==> inputs of branch xenon <==
Design processor_main, start of the top module:
module processor_main(
		input  clk, reset_n,                       
		input  [31:0] dmem_datain, 
		input  [31:0] imem_data,                   
		output [31:0] dmem_addr, dmem_dataout, PC,
		output dmem_rw, io_rw
   );
make LEC_CHECK=0 CAP_MARGIN=0 CORE_MARGIN=2 CORE_UTILIZATION=70 CTS_CLUSTER_DIAMETER=34 CTS_CLUSTER_SIZE=21 HOLD_SLACK_MARGIN=-0.09 MAX_ROUTING_LAYER=met4 SETUP_SLACK_MARGIN=0.99 SLEW_MARGIN=20 finish   # period 7.11 ns
run.sh (not shown) runs the stock make flow with config.mk's settings and CLKGATE_MAP_FILE=.
==> branch umber: changes against branch xenon <==
Settings changed: CAP_MARGIN 0 to 20, CORE_UTILIZATION 70 to 56, CTS_CLUSTER_DIAMETER 34 to not set, CTS_CLUSTER_SIZE 21 to not set, HOLD_SLACK_MARGIN -0.09 to not set, MAX_ROUTING_LAYER met4 to not set, SETUP_SLACK_MARGIN 0.99 to not set.
==> flow/constraint.sdc (replaced) <==
create_clock -name core_clock -period 10.2 [get_ports {clk}]
set_input_delay 2.0400 -clock core_clock [delete_from_list [all_inputs] [get_ports {clk}]]
set_output_delay 2.0400 -clock core_clock [all_outputs]
set_load 0.01 [all_outputs]
==> branch onyx: changes against branch xenon <==
Settings changed: CAP_MARGIN 0 to 20, CORE_UTILIZATION 70 to 66, CTS_CLUSTER_DIAMETER 34 to 227, CTS_CLUSTER_SIZE 21 to 42, HOLD_SLACK_MARGIN -0.09 to not set, MAX_ROUTING_LAYER met4 to not set, SETUP_SLACK_MARGIN 0.99 to not set.
==> flow/constraint.sdc (replaced) <==
create_clock -name core_clock -period 5.67 [get_ports {clk}]
set_input_delay 1.1340 -clock core_clock [delete_from_list [all_inputs] [get_ports {clk}]]
set_output_delay 1.1340 -clock core_clock [all_outputs]
set_load 0.01 [all_outputs]
==> results <==
Of branch xenon and branch onyx, branch onyx has the higher die area (gap 5.6%, measured against branch onyx).
Branch xenon aborted during global routing on GRT-0116. Branch onyx ended with an error in global routing (ODB-0269). Branch umber ran to the end with no violations.
In synthesized area, branch xenon and branch onyx do not differ.
In synthesized cell count, branch umber and branch xenon do not differ.
==> figures <==
item	branch xenon	branch onyx	branch umber
Status	stopped before the end	stopped before the end	timing/DRC/antenna clean
Stage where the flow stopped	global routing	global routing	-
Setup Slack @ Placement	-161 ps	-1570 ps	768 ps
Initial cell density of the core	0.705	0.662	0.565
Core region area	111000 sq um	118000 sq um	138000 sq um
Count of standard-cell rows	122	126	136
Chip area	114000 sq um	121000 sq um	142000 sq um
CTS H-tree lvls	4	2	4
Number of gates given a new drive strength after cts	86	122	0
Die Y	338 um	348 um	377 um
Final GP Congestion	1.17	1.12	1.05
Inserted Clock Buffers	214	42	163
Aoi share	0.0761	0.0761	0.0761
Number of setup buffers added after CTS	41	26	0
Dpl hpwl	214000 um	234000 um	191000 um
EDFF count, synth	992	992	992
Width of the die	338 um	348 um	377 um
Area after DPL	83700 sq um	87400 sq um	82300 sq um
Post-placement cell count	6798	7297	6924

========
==> run a: inputs <==
Starting RTL as in the previous note.
Settings: LEC_CHECK=0, CAP_MARGIN=25, CORE_ASPECT_RATIO=1.34, CORE_MARGIN=2, CORE_UTILIZATION=23, SETUP_SLACK_MARGIN=-0.58, SLEW_MARGIN=40, TNS_END_PERCENT=45; clock period 11.0 ns.
==> run b: changes against run a <==
Settings changed: CAP_MARGIN 25 to 20, CORE_ASPECT_RATIO 1.34 to default, CORE_UTILIZATION 23 to 51, SETUP_SLACK_MARGIN -0.58 to default, SLEW_MARGIN 40 to 20, TNS_END_PERCENT 45 to default.
==> flow/constraint.sdc (replaced) <==
create_clock -name core_clock -period 5.74 [get_ports {clk}]
set_input_delay 1.1480 -clock core_clock [delete_from_list [all_inputs] [get_ports {clk}]]
set_output_delay 1.1480 -clock core_clock [all_outputs]
set_load 0.01 [all_outputs]
==> run c: changes against run a <==
Settings changed: CAP_MARGIN 25 to 0, CORE_ASPECT_RATIO 1.34 to default, CORE_UTILIZATION 23 to 70, CTS_CLUSTER_DIAMETER from default to 34, CTS_CLUSTER_SIZE from default to 18, SETUP_SLACK_MARGIN -0.58 to 0.99, SLEW_MARGIN 40 to 20, TNS_END_PERCENT 45 to default.
==> flow/constraint.sdc (replaced) <==
create_clock -name core_clock -period 7.11 [get_ports {clk}]
set_input_delay 1.4220 -clock core_clock [delete_from_list [all_inputs] [get_ports {clk}]]
set_output_delay 1.4220 -clock core_clock [all_outputs]
set_load 0.01 [all_outputs]
==> comparison table <==
| metric | run c | run a | run b |
|---|---|---|---|
| Routed length on met3 | - | 23700 um | 31500 um |
| Die Y | 338 um | 678 um | 395 um |
| Kind of end point of the critical path | - | flop | flop |
| Highest metal layer used by the detailed router | - | met5 | met5 |
| Post-Place Setup Slack | -162 ps | 1440 ps | -1570 ps |
| Pint | - | 11.3 mW | 23.0 mW |
| Clock group total power | - | 7.13 mW | 14.5 mW |
| Crit-path max cell delay | - | 750 ps | 490 ps |
| Fraction of the cycle the final worst path needs | - | 0.880 | 1.24 |
| Result of the run | stopped before the end | timing/DRC/antenna clean | complete, but fails checks |
| Last stage reached | global routing | - | - |
| Violated checks | - | - | negative setup slack |
| Non-clock buffer count | - | 404 | 1043 |
| Total number of sequential cells | - | 1545 | 1545 |
| Register clock-pin slew on the reported worst setup and hold paths | - | 70 ps | 70 ps |
| DR pass1 iterations | - | 8 | 13 |
| Critical path launch point type | - | flop | flop |
| DP Area | 83500 um2 | 86700 um2 | 88100 um2 |
| Count of non-filler cells in the finished layout | - | 10996 | 9193 |
| Combinational Gates | - | 3147 | 3147 |
| Final-layout clock buffer total | - | 183 | 182 |
| Comb/total area | - | 0.346 | 0.343 |
| Kind of path behind the tightest hold check | - | flop to flop | flop to flop |
| Post-CTS setup buffers | 59 | 0 | 27 |
| Inverters, non-clock | - | 97 | 97 |
| Highest fanout seen on the critical path | - | 89 | 8 |
| Final hold slack | - | 310 ps | 338 ps |
| Final-layout setup total negative slack | - | 0 ps | -261360 ps |

========
==> job 7953: inputs <==
processor_main again, from the RTL that the note above started with.
## processor_main
module processor_main(
		input  clk, reset_n,                       
		input  [31:0] dmem_datain, 
		input  [31:0] imem_data,                   
		output [31:0] dmem_addr, dmem_dataout, PC,
		output dmem_rw, io_rw
   );
Settings: LEC_CHECK=0, CAP_MARGIN=20, CORE_MARGIN=2, CORE_UTILIZATION=70, CTS_CLUSTER_DIAMETER=202, CTS_CLUSTER_SIZE=36, SLEW_MARGIN=20; clock period 5.67 ns.
==> inputs of job 7383, as changes to job 7953 <==
ABC_AREA = 1   (was unset)
CORE_UTILIZATION = 72   (was 70)
CTS_CLUSTER_DIAMETER = unset   (was 202)
CTS_CLUSTER_SIZE = 10   (was 36)
HOLD_SLACK_MARGIN = 0.29   (was unset)
SETUP_SLACK_MARGIN = 1.28   (was unset)
TNS_END_PERCENT = 40   (was unset)
==> flow/constraint.sdc (replaced) <==
create_clock -name core_clock -period 4.65 [get_ports {clk}]
set_input_delay 0.9300 -clock core_clock [delete_from_list [all_inputs] [get_ports {clk}]]
set_output_delay 0.9300 -clock core_clock [all_outputs]
set_load 0.01 [all_outputs]
==> out/metrics.csv <==
metric,value,unit
outcome,stopped before the end,
stage where the flow stopped,5_1_grt,
Err,[ERROR GRT-0116] Global routing finished with congestion. Check the congestion regions in the DRC Viewer.,
initial core utilization,70.48,%
core box area,0.1105,mm2
met1 Track Usage GR,87.08,%
share of the yosys chip area belonging to registers,55.77,%
area share of and-or/or-and cells after synthesis,7.613,%
chip area,0.1140,mm2
GRT overflow,539,
Synth Area in XOR/XNOR,1.462,%
placed standard-cell area,0.08696,mm2
portion of synthesized cell area occupied by the leading cell type,38.24,%
That was job 7953.
==> out/metrics.csv <==
metric,value,unit
Synth Area in XOR/XNOR,1.045,%
core box area,0.1093,mm2
share of the yosys chip area belonging to registers,54.57,%
chip area,0.1132,mm2
stage where the flow stopped,4_1_cts,
outcome,stopped before the end,
area share of and-or/or-and cells after synthesis,20.33,%
Err,[ERROR DPL-0033] detailed placement checks failed during check placement.,
placed standard-cell area,0.08930,mm2
That was job 7383.

========
==> build 82: inputs <==
processor_main again, from the RTL that the note above started with.
export LEC_CHECK = 0
export ABC_AREA = 0
export CAP_MARGIN = 20
export CORE_MARGIN = 2
export CORE_UTILIZATION = 72
export CTS_CLUSTER_SIZE = 98
export SETUP_SLACK_MARGIN = 1.28
export SLEW_MARGIN = 20
export TNS_END_PERCENT = 40
create_clock -name core_clock -period 4.65 [get_ports {clk}]
==> trial 91: changes against build 82 <==
==> flow/config.mk (replaced) <==
export PLATFORM = sky130hd
export DESIGN_NAME = processor_main
export DESIGN_NICKNAME = processor_main
export VERILOG_FILES = /design/flow/design.v
export SDC_FILE = /design/flow/constraint.sdc
export NUM_CORES = 4
export LEC_CHECK = 0
export CAP_MARGIN = 20
export CORE_MARGIN = 2
export CORE_UTILIZATION = 40
export SLEW_MARGIN = 40
export TNS_END_PERCENT = 45
==> flow/constraint.sdc (replaced) <==
create_clock -name core_clock -period 11.0 [get_ports {clk}]
set_input_delay 2.2000 -clock core_clock [delete_from_list [all_inputs] [get_ports {clk}]]
set_output_delay 2.2000 -clock core_clock [all_outputs]
set_load 0.01 [all_outputs]
==> build 86: changes against build 82 <==
==> flow/config.mk (replaced) <==
export PLATFORM = sky130hd
export DESIGN_NAME = processor_main
export DESIGN_NICKNAME = processor_main
export VERILOG_FILES = /design/flow/design.v
export SDC_FILE = /design/flow/constraint.sdc
export NUM_CORES = 4
export LEC_CHECK = 0
export CAP_MARGIN = 20
export CORE_ASPECT_RATIO = 1.16
export CORE_MARGIN = 2
export CORE_UTILIZATION = 65
export CTS_CLUSTER_SIZE = 58
export SETUP_SLACK_MARGIN = 1.5
export SLEW_MARGIN = 20
export TNS_END_PERCENT = 95
==> flow/constraint.sdc (replaced) <==
create_clock -name core_clock -period 5.71 [get_ports {clk}]
set_input_delay 1.1420 -clock core_clock [delete_from_list [all_inputs] [get_ports {clk}]]
set_output_delay 1.1420 -clock core_clock [all_outputs]
set_load 0.01 [all_outputs]
==> trial 66: changes against build 82 <==
--- a/flow/config.mk
+++ b/flow/config.mk
@@ -6,10 +6,13 @@
 export NUM_CORES = 4
 export LEC_CHECK = 0
-export ABC_AREA = 0
+export ABC_AREA = 1
 export CAP_MARGIN = 20
+export CORE_ASPECT_RATIO = 0.5
 export CORE_MARGIN = 2
 export CORE_UTILIZATION = 72
+export CTS_CLUSTER_DIAMETER = 378
 export CTS_CLUSTER_SIZE = 98
-export SETUP_SLACK_MARGIN = 1.28
+export PLACE_DENSITY = 0.4
+export SETUP_SLACK_MARGIN = 0.83
 export SLEW_MARGIN = 20
-export TNS_END_PERCENT = 40
+export TNS_END_PERCENT = 10
==> flow/constraint.sdc (replaced) <==
create_clock -name core_clock -period 5.76 [get_ports {clk}]
set_input_delay 1.1520 -clock core_clock [delete_from_list [all_inputs] [get_ports {clk}]]
set_output_delay 1.1520 -clock core_clock [all_outputs]
set_load 0.01 [all_outputs]
==> comparison <==
Trial 66 never finished: it broke off in global routing (5_1_grt) (ODB-0269). Build 82 stopped in global routing (5_1_grt) with GRT-0116. Build 86 failed in global routing (5_1_grt). Trial 91 ran to the end with no violations. Of trial 91 and build 82, trial 91 has the higher die size (gap 79%, measured against build 82). Of build 82 and trial 66, trial 66 has the higher synthesized area (gap about 2.1%, measured against trial 66). Between trial 91 and trial 66, the lower synthesized cell count is in trial 91 (gap about 40%, measured against trial 66).
Power figures rest on the tool's default switching activity, not on a simulated workload.
